Setup of run A:
==> flow/design.v (excerpt) <==
module cpu(
    input clk,
    input reset,
    output [7:0] address,
    input [7:0] from_memory,
    output write,
    output [7:0] to_memory
);
Settings: LEC_CHECK=0, ABC_AREA=0, CAP_MARGIN=40, CELL_PAD_IN_SITES_GLOBAL_PLACEMENT=0, CORE_ASPECT_RATIO=0.53, CORE_MARGIN=10, CORE_UTILIZATION=54, CTS_CLUSTER_SIZE=93, GPL_ROUTABILITY_DRIVEN=1, GPL_TIMING_DRIVEN=0, MAX_ROUTING_LAYER=met4, MIN_ROUTING_LAYER=met2, PLACE_DENSITY_LB_ADDON=0.29, SLEW_MARGIN=20, TNS_END_PERCENT=50; clock period 5.29 ns.
run.sh (not shown) runs the stock make flow with config.mk's settings and CLKGATE_MAP_FILE=.
Run A got as far as 5_1_grt, where a tool error ended the run.
The following lists how run B was set up differently from run A:
Settings: removing ABC_AREA (formerly 0); removing GPL_ROUTABILITY_DRIVEN (formerly 1); removing TNS_END_PERCENT (formerly 50); removing MIN_ROUTING_LAYER (formerly met2); changing CORE_MARGIN from 10 to 2; changing CAP_MARGIN from 40 to 20; removing CTS_CLUSTER_SIZE (formerly 93); changing CORE_UTILIZATION from 54 to 24; removing CELL_PAD_IN_SITES_GLOBAL_PLACEMENT (formerly 0); removing CORE_ASPECT_RATIO (formerly 0.53); removing MAX_ROUTING_LAYER (formerly met4); removing GPL_TIMING_DRIVEN (formerly 0); removing PLACE_DENSITY_LB_ADDON (formerly 0.29); changing the clock period (ns, I/O delays scaled along) from 5.29 to 7.43.
## What came out
- Run B: all stages complete, timing, DRC and antenna checks passed
- Run A did not run to completion, as it errored out during 5_1_grt.
- In run B, the core area came out about 130% above the value in run A.
- Die size: run B exceeds run A
- Going from run A to run B, the post-place setup slack was found to have gone up by 2.72 ns.
- NOTE post-detailed-placement half-perimeter wirelength run A->run B decreased by more than 10%
Input changes introduced in run C (baseline for comparison: run B):
Settings: setting ABC_AREA to 1 for the first time; changing CORE_UTILIZATION from 24 to 72; setting CTS_CLUSTER_SIZE to 98 for the first time; setting CORE_ASPECT_RATIO to 1.38 for the first time; setting PLACE_DENSITY to 0.38 for the first time; setting CTS_CLUSTER_DIAMETER to 369 for the first time; changing the clock period (ns, I/O delays scaled along) from 7.43 to 3.15.
### Flow results
Run C: it failed during 5_1_grt, and the tool reported GRT-0116.
Run B: no failed stages, no open violations at the end
Higher initial core utilization was reported by run C, not run B.
The floorplan net count in run B is 0.70 times that in run C.
Note that the die height recorded for run C amounts to 0.72 times the value seen in run B.
Looking at and-or/or-and share of the synthesized area, run C sits below run B.
Number of enable-type register cells in the synthesized netlist came out exactly the same in run C and run B.
Between run C and run B, the detailed placer's ending HPWL is lower for run B.
Taking run B as the reference point, the area reported by Yosys stat of run C rises by 1100 um2.
Run B → run C: post-placement setup slack now sits lower; synthesized area rose by 11%.
### run C -> run D
Settings: PLACE_DENSITY removed (was 0.38); CTS_CLUSTER_DIAMETER removed (was 369); CORE_ASPECT_RATIO removed (was 1.38); CORE_UTILIZATION changed from 72 to 68; CTS_CLUSTER_SIZE removed (was 98); the clock period (ns, I/O delays scaled along) changed from 3.15 to 4.5.
Results
- The final layout from run D, which completed every stage, passed the timing, design-rule and antenna checks at the end of the flow.
- From run D to run C, part of the Yosys area used for sequential elements did not move at all.
- From run C to run D the numbers moved as follows: worst setup slack before clock tree synthesis moved up; placed cell area moved down; number of placed instances, taps included moved down; placeable core region moved up.
- Summary — floorplan utilization, run D relative to run C: lower, by 3.9 points.
- Compared with run C, run D shows a higher die footprint.
- As far as per-instance average area after synthesis goes, run C and run D are indistinguishable; the numbers are identical.
- The portion of netlist area occupied by mux cells on run C is in line with that on run D.
- Overall die height, run D and run C: higher on run C
The following lists how run E was set up differently from run D:
Settings: a change of CORE_UTILIZATION from 68 to 65; a deleted ABC_AREA that had been 1; a change of the clock period (ns, I/O delays scaled along) from 4.5 to 4.33.
[summary]
The flow completed for run E, but it is not clean: the layout still shows setup timing. As far as initial antenna violation count goes, run D and run E are indistinguishable; the numbers are identical. Top layer used by detailed routing: met4 -> run D, met5 -> run E. Lower depth of the critical timing path with buffers and inverters included goes to run D over run E. Run E ended up with a higher global-route wire length before repair than run D did. Library cell contributing the largest single delay on the critical path = sky130_fd_sc_hd__mux4_2: run E; library cell contributing the largest single delay on the critical path = sky130_fd_sc_hd__clkdlybuf4s50_1: run D. In run E, parity-gate share of the synthesized area counting xor and xnor cells is higher than in run D. Against run D, run E reports a worst setup margin that is lower.


== build 43 ==
Starting RTL as in the previous note.
make LEC_CHECK=0 CAP_MARGIN=20 CELL_PAD_IN_SITES_DETAIL_PLACEMENT=1 CELL_PAD_IN_SITES_GLOBAL_PLACEMENT=0 CORE_ASPECT_RATIO=1.4 CORE_MARGIN=4 CORE_UTILIZATION=36 CTS_CLUSTER_DIAMETER=233 MIN_ROUTING_LAYER=met2 PLACE_DENSITY=0.68 SLEW_MARGIN=20 finish   # period 4.72 ns
Ran to the end and failed final checks on negative setup slack: build 43.
The inputs of build 60 differ from those of build 43 as listed below.
Settings: removing CELL_PAD_IN_SITES_GLOBAL_PLACEMENT (formerly 0); removing MIN_ROUTING_LAYER (formerly met2); changing CORE_MARGIN from 4 to 2; removing CORE_ASPECT_RATIO (formerly 1.4); removing CTS_CLUSTER_DIAMETER (formerly 233); removing CELL_PAD_IN_SITES_DETAIL_PLACEMENT (formerly 1); changing CORE_UTILIZATION from 36 to 58; removing PLACE_DENSITY (formerly 0.68); changing the clock period (ns, I/O delays scaled along) from 4.72 to 4.33.
==> comparison <==
- Ran to the end and failed final checks on negative setup slack: build 60.
- As of build 60, cell count had fallen by a little under 10% compared to build 43.
- Build 60 vs. build 43: via count -about 25%; worst slack on hold paths -5.4 ps.
- [diff] internal power component, build 60 relative to build 43: regression
- Looking at worst-path cell with the longest stage delay, the sky130_fd_sc_hd__edfxtp_1 result is from build 60; the sky130_fd_sc_hd__dfrtp_2 one comes from build 43.
- | via count of the first global-routing pass | higher: build 43 |
- The overall global routing resource usage reported for build 60 is greater than that of build 43 by 0.36 points.
Setup changes, build 60 to build 38
Settings: swapping 58 for 66 in CORE_UTILIZATION; swapping 4.33 for 6.25 in the clock period (ns, I/O delays scaled along).
==> results <==
Per the final summary, build 38 finished and its layout is clean on timing, DRC and antenna. Build 38 against build 60; routed length per instance is up slightly. Per the comparison of build 38 with build 60, number of filler cells placed in the layout went down by about 8%, design area down 17%, via count shows a reduction of 831.
Power is estimated from default activity; no workload was simulated.
